// as2650
module as2650(
	input clk,
	input rst,
	input [7:0] bus_in,
	output [7:0] bus_out,
	output le_lo,
	output le_hi,
	output OEb,
	output WEb,
	output bus_dir,
	output IOC,
	output IOD,
	input [6:0] irqs,
	output flag,
	input sense,
	output reg [7:0] ext_io_addr,
	output reg io_bus_cyc,
	output reg io_bus_we,
	output reg [7:0] io_bus_out,
	input [7:0] io_bus_in,
	output [7:0] debug_psl,
	output [7:0] debug_psu,
	output [32:0] la_data_out,
	input wb_hidden_rom_enable,
	output reg cpu_hidden_rom_enable,
	output WE_ram
);
export LEC_CHECK = 0
export ABC_AREA = 1
export CAP_MARGIN = 30
export CELL_PAD_IN_SITES_DETAIL_PLACEMENT = 1
export CELL_PAD_IN_SITES_GLOBAL_PLACEMENT = 2
export CORE_ASPECT_RATIO = 0.67
export CORE_MARGIN = 6
export CORE_UTILIZATION = 59
export CTS_CLUSTER_SIZE = 76
export GPL_ROUTABILITY_DRIVEN = 0
export GPL_TIMING_DRIVEN = 1
export HOLD_SLACK_MARGIN = 0.12
export MAX_ROUTING_LAYER = met5
export MIN_ROUTING_LAYER = met1
export SETUP_SLACK_MARGIN = -0.81
export SLEW_MARGIN = 0
create_clock -name core_clock -period 19.5 [get_ports {clk}]
run.sh (not shown) runs the stock make flow with config.mk's settings and CLKGATE_MAP_FILE=.
The starting point stopped in 3_1_place_gp_skip_io, error GPL-0301.
Rerun with:
Settings changed: CORE_MARGIN 6 to 9, PLACE_DENSITY_LB_ADDON from default to 0.27.
Clock period 19.5 ns to 14.3 ns, I/O delays scaled along.
The changed run aborted during 3_1_place_gp_skip_io.
Synthesized area stays the same.
Synthesized cell count does not change.
Die area rises by about 5%.
Rerun with:
Settings changed: ABC_AREA 1 to default, CAP_MARGIN 30 to 20, CELL_PAD_IN_SITES_DETAIL_PLACEMENT 1 to default, CELL_PAD_IN_SITES_GLOBAL_PLACEMENT 2 to default, CORE_ASPECT_RATIO 0.67 to default, CORE_MARGIN 9 to 2, CORE_UTILIZATION 59 to 45, CTS_CLUSTER_SIZE 76 to default, GPL_ROUTABILITY_DRIVEN 0 to default, GPL_TIMING_DRIVEN 1 to default, HOLD_SLACK_MARGIN 0.12 to default, MAX_ROUTING_LAYER met5 to default, MIN_ROUTING_LAYER met1 to default, PLACE_DENSITY_LB_ADDON 0.27 to default, SETUP_SLACK_MARGIN -0.81 to 1.39, SLEW_MARGIN 0 to 20.
Clock period 14.3 ns to 8.19 ns, I/O delays scaled along.
Effect: This time the run completed without violations. Synthesized area falls by 2.2%. Die size increases by 14%. Synthesized cell count came out lower by 20%.


## run A
Starting RTL as in the previous note.
clock: 14.3 ns
lec_check: 0
abc_area: 1
cap_margin: 30
cell_pad_in_sites_detail_placement: 1
core_aspect_ratio: 0.67
core_margin: 5
core_utilization: 63
cts_cluster_size: 48
gpl_routability_driven: 0
gpl_timing_driven: 1
hold_slack_margin: 0.12
max_routing_layer: met4
min_routing_layer: met1
place_density_lb_addon: 0.27
setup_slack_margin: 1.66
slew_margin: 0
Run A got as far as 4_1_cts, where a tool error ended the run.
Here is what was changed in the inputs of run B compared with run A.
Settings: GPL_TIMING_DRIVEN: 1 -> unset; CORE_ASPECT_RATIO: 0.67 -> unset; CORE_MARGIN: 5 -> 2; PLACE_DENSITY_LB_ADDON: 0.27 -> unset; GPL_ROUTABILITY_DRIVEN: 0 -> unset; MIN_ROUTING_LAYER: met1 -> unset; CAP_MARGIN: 30 -> 20; SLEW_MARGIN: 0 -> 20; MAX_ROUTING_LAYER: met4 -> unset; CTS_CLUSTER_SIZE: 48 -> unset; CELL_PAD_IN_SITES_DETAIL_PLACEMENT: 1 -> unset; ABC_AREA: 1 -> unset; CORE_UTILIZATION: 63 -> 40; HOLD_SLACK_MARGIN: 0.12 -> unset; SETUP_SLACK_MARGIN: 1.66 -> unset; the clock period (ns, I/O delays scaled along): 14.3 -> 16.0.
Run B vs run A — area of the core region climbed by more than half. Run B: no failed stages, no open violations at the end. From run A to run B the numbers moved as follows: chip area line of the yosys report moved down, count of unique library cells instantiated by Yosys moved up, post-synth net total moved down.
Inputs modified between run B and run C:
Settings: setting TNS_END_PERCENT to 5 for the first time; setting PLACE_DENSITY_LB_ADDON to 0.13 for the first time; setting CTS_CLUSTER_SIZE to 82 for the first time; setting SETUP_SLACK_MARGIN to 2.32 for the first time; setting HOLD_SLACK_MARGIN to 0.28 for the first time; changing CORE_UTILIZATION from 40 to 58; changing the clock period (ns, I/O delays scaled along) from 16.0 to 8.11.
Findings:
Among run B and run C, the run that stopped before the end is run C, and it is the only one. Compared with run B, in run C cell area reported after detailed placement rose about 4%, post-synthesis simple-gate area fraction about even, total instance count after detailed placement fell 3.4%, total cells reported by yosys after synthesis about even. Number of buffers added for setup after CTS on run C is up relative to run B. Number of placement rows came out lower on run C than on run B. Status: fraction of synthesis flops using an asynchronous set or reset pin parity (run B, run C). In run C the placeable core region turned out about 30% lower than in run B. Comparing die size for run C and run B, the bigger number came from run B.


Setup of exp/violet:
Starting RTL as in the previous note.
clock: 14.6 ns
lec_check: 0
cap_margin: 20
core_margin: 2
core_utilization: 40
setup_slack_margin: -1.34
slew_margin: 20
## Diff of input files: exp/nickel against exp/violet
- PLACE_DENSITY_LB_ADDON newly set to 0.12
- CORE_ASPECT_RATIO newly set to 1.12
- MAX_ROUTING_LAYER newly set to met4
- MIN_ROUTING_LAYER newly set to met1
- GPL_TIMING_DRIVEN newly set to 1
- CAP_MARGIN changed from 20 to 30
- SETUP_SLACK_MARGIN changed from -1.34 to 0.98
- SLEW_MARGIN changed from 20 to 15
- CORE_UTILIZATION changed from 40 to 70
- CELL_PAD_IN_SITES_DETAIL_PLACEMENT newly set to 1
- the clock period (ns, I/O delays scaled along) changed from 14.6 to 15.0
Results
Seen in the log of exp/nickel: DPL-0033 during detailed placement (3_5_place_dp), after which the run never completed.
Comparing exp/violet against exp/nickel, there is no change at all in post-synthesis cell count.
Across both runs, routability-driven placement congestion ratio was higher for exp/nickel than for exp/violet.
Looking at area of the die across both flows, exp/nickel is the stronger of the two, with exp/violet trailing.
From exp/violet to exp/nickel the numbers moved as follows: die width fell 28%; initial core utilization picked up an extra 31 points.
diff inputs: exp/nickel => exp/indigo
- a deleted PLACE_DENSITY_LB_ADDON that had been 0.12
- a change of CORE_MARGIN from 2 to 5
- a change of CORE_UTILIZATION from 70 to 66
- a change of CELL_PAD_IN_SITES_DETAIL_PLACEMENT from 1 to 0
- a change of the clock period (ns, I/O delays scaled along) from 15.0 to 8.11
==> comparison <==
exp/indigo has die outline width above what exp/nickel had.
Number of flops mapped to enable cells by yosys: exp/nickel vs exp/indigo identical
Going from exp/nickel to exp/indigo, routability congestion estimate from global placement shrank by 0.11, initial core utilization now smaller.
exp/indigo vs. exp/nickel: yosys-reported design area after synthesis essentially unchanged, die size grew by about 12%, flop and latch count out of synthesis held, row count higher, height of the chip saw an increase.
exp/indigo failed in global routing (5_1_grt) with GRT-0116.


== build 28 ==
as2650 again, from the RTL that the note above started with.
==> flow/design.v (excerpt) <==
module as2650(
	input clk,
	input rst,
	input [7:0] bus_in,
	output [7:0] bus_out,
	output le_lo,
	output le_hi,
	output OEb,
	output WEb,
	output bus_dir,
	output IOC,
	output IOD,
	input [6:0] irqs,
	output flag,
	input sense,
	output reg [7:0] ext_io_addr,
	output reg io_bus_cyc,
	output reg io_bus_we,
	output reg [7:0] io_bus_out,
	input [7:0] io_bus_in,
	output [7:0] debug_psl,
	output [7:0] debug_psu,
	output [32:0] la_data_out,
	input wb_hidden_rom_enable,
	output reg cpu_hidden_rom_enable,
	output WE_ram
);
==> flow/config.mk <==
export PLATFORM = sky130hd
export DESIGN_NAME = as2650
export DESIGN_NICKNAME = as2650
export VERILOG_FILES = /design/flow/design.v
export SDC_FILE = /design/flow/constraint.sdc
export NUM_CORES = 4
export LEC_CHECK = 0
export CAP_MARGIN = 30
export CELL_PAD_IN_SITES_DETAIL_PLACEMENT = 0
export CORE_ASPECT_RATIO = 1.12
export CORE_MARGIN = 2
export CORE_UTILIZATION = 71
export GPL_TIMING_DRIVEN = 1
export MAX_ROUTING_LAYER = met4
export MIN_ROUTING_LAYER = met1
export PLACE_DENSITY_LB_ADDON = 0.27
export SETUP_SLACK_MARGIN = 0.98
export SLEW_MARGIN = 15
==> flow/constraint.sdc <==
create_clock -name core_clock -period 8.18 [get_ports {clk}]
set_input_delay 1.6360 -clock core_clock [delete_from_list [all_inputs] [get_ports {clk}]]
set_output_delay 1.6360 -clock core_clock [all_outputs]
set_load 0.01 [all_outputs]
Stage in which a tool error killed build 28: 5_1_grt.
Setup changes, build 28 to build 10
-- flow/config.mk --
<<< build 28, line 9
export CELL_PAD_IN_SITES_DETAIL_PLACEMENT = 0
export CORE_ASPECT_RATIO = 1.12
export CORE_MARGIN = 2
export CORE_UTILIZATION = 71
export GPL_TIMING_DRIVEN = 1
export MAX_ROUTING_LAYER = met4
>>> build 10, line 9
export CELL_PAD_IN_SITES_DETAIL_PLACEMENT = 0
export CORE_ASPECT_RATIO = 1.12
export CORE_MARGIN = 5
export CORE_UTILIZATION = 54
export GPL_TIMING_DRIVEN = 1
export MAX_ROUTING_LAYER = met4
==> flow/constraint.sdc <==
create_clock -name core_clock -period 9.57 [get_ports {clk}]
set_input_delay 1.9140 -clock core_clock [delete_from_list [all_inputs] [get_ports {clk}]]
set_output_delay 1.9140 -clock core_clock [all_outputs]
set_load 0.01 [all_outputs]
Findings:
Build 10: done, clean on timing, DRC and antenna
In build 10, the post-CTS setup repair buffer count came out 29 below the value in build 28.
[compare] base=build 28 new=build 10: instance area at placement held steady; height of the chip grew by about 17%; total half-perimeter wirelength after legalization and detailed placement grew by 15,000 um.
Inputs modified between build 10 and build 98:
==> flow/config.mk <==
export PLATFORM = sky130hd
export DESIGN_NAME = as2650
export DESIGN_NICKNAME = as2650
export VERILOG_FILES = /design/flow/design.v
export SDC_FILE = /design/flow/constraint.sdc
export NUM_CORES = 4
export LEC_CHECK = 0
export CAP_MARGIN = 20
export CORE_MARGIN = 2
export CORE_UTILIZATION = 68
export SETUP_SLACK_MARGIN = 3.38
export SLEW_MARGIN = 20
==> flow/constraint.sdc <==
create_clock -name core_clock -period 12.5 [get_ports {clk}]
set_input_delay 2.5000 -clock core_clock [delete_from_list [all_inputs] [get_ports {clk}]]
set_output_delay 2.5000 -clock core_clock [all_outputs]
set_load 0.01 [all_outputs]
--- outcome ---
For number of resized instances in the post-cts repair step, dividing the value from build 98 by the value from build 10 gives 3.3. In the reports for build 10 and build 98, the larger post-CTS setup buffer count belongs to build 98. Fraction of the core area occupied by cells at floorplan for build 98: 14 points up relative to build 10. Build 10 → build 98: area of the die shrank by 24%; fraction of registers with async set/reset flat. For post-synthesis simple-gate area fraction, build 98 and build 10 come out practically identical. Build 98 against build 10: cell area after placement down 1.9%; global placer's final weighted congestion has increased. Tool error GRT-0116 stopped build 98 during 5_1_grt; no final results.
What build 2 does differently from build 98 at the input level:
==> flow/config.mk <==
export PLATFORM = sky130hd
export DESIGN_NAME = as2650
export DESIGN_NICKNAME = as2650
export VERILOG_FILES = /design/flow/design.v
export SDC_FILE = /design/flow/constraint.sdc
export NUM_CORES = 4
export LEC_CHECK = 0
export ABC_AREA = 1
export CAP_MARGIN = 20
export CELL_PAD_IN_SITES_GLOBAL_PLACEMENT = 3
export CORE_MARGIN = 2
export CORE_UTILIZATION = 64
export CTS_CLUSTER_SIZE = 27
export GPL_TIMING_DRIVEN = 1
export HOLD_SLACK_MARGIN = 0.16
export MAX_ROUTING_LAYER = met4
export PLACE_DENSITY_LB_ADDON = 0.02
export SETUP_SLACK_MARGIN = -0.04
export SLEW_MARGIN = 25
==> flow/constraint.sdc <==
create_clock -name core_clock -period 16.0 [get_ports {clk}]
set_input_delay 3.2000 -clock core_clock [delete_from_list [all_inputs] [get_ports {clk}]]
set_output_delay 3.2000 -clock core_clock [all_outputs]
set_load 0.01 [all_outputs]
==> comparison <==
On post-synthesis simple-gate area fraction: between build 98 and build 2, it ends up higher for build 2. Dominant combinational cell family by area after synthesis = simple AND/OR/NAND/NOR gates: build 2; dominant combinational cell family by area after synthesis = AND-OR/OR-AND gates: build 98. Taking build 98 as the reference, in build 2 average footprint of a synthesized cell went down by 1.6 um^2; chip area went up by 8.5%; effective utilization at floorplan went down by 3.7 points. Build 2 terminated abnormally: 3_1_place_gp_skip_io reported FLW-0024. Count of cell types in the netlist: build 2 < build 98. Fraction of synthesized cell area in xor and xnor cells sits lower in build 2 than in build 98. Cmp build 98 and build 2 / share of synthesized area spent on multiplexers / lower: build 2. Taking build 98 as the reference point, the area reported by Yosys stat of build 2 rises by 2.3%. Of build 2 and build 98, it is build 2 that has the higher post-synth design cell area. Cell count after synthesis: build 98 and build 2 compared, lower one is build 98.
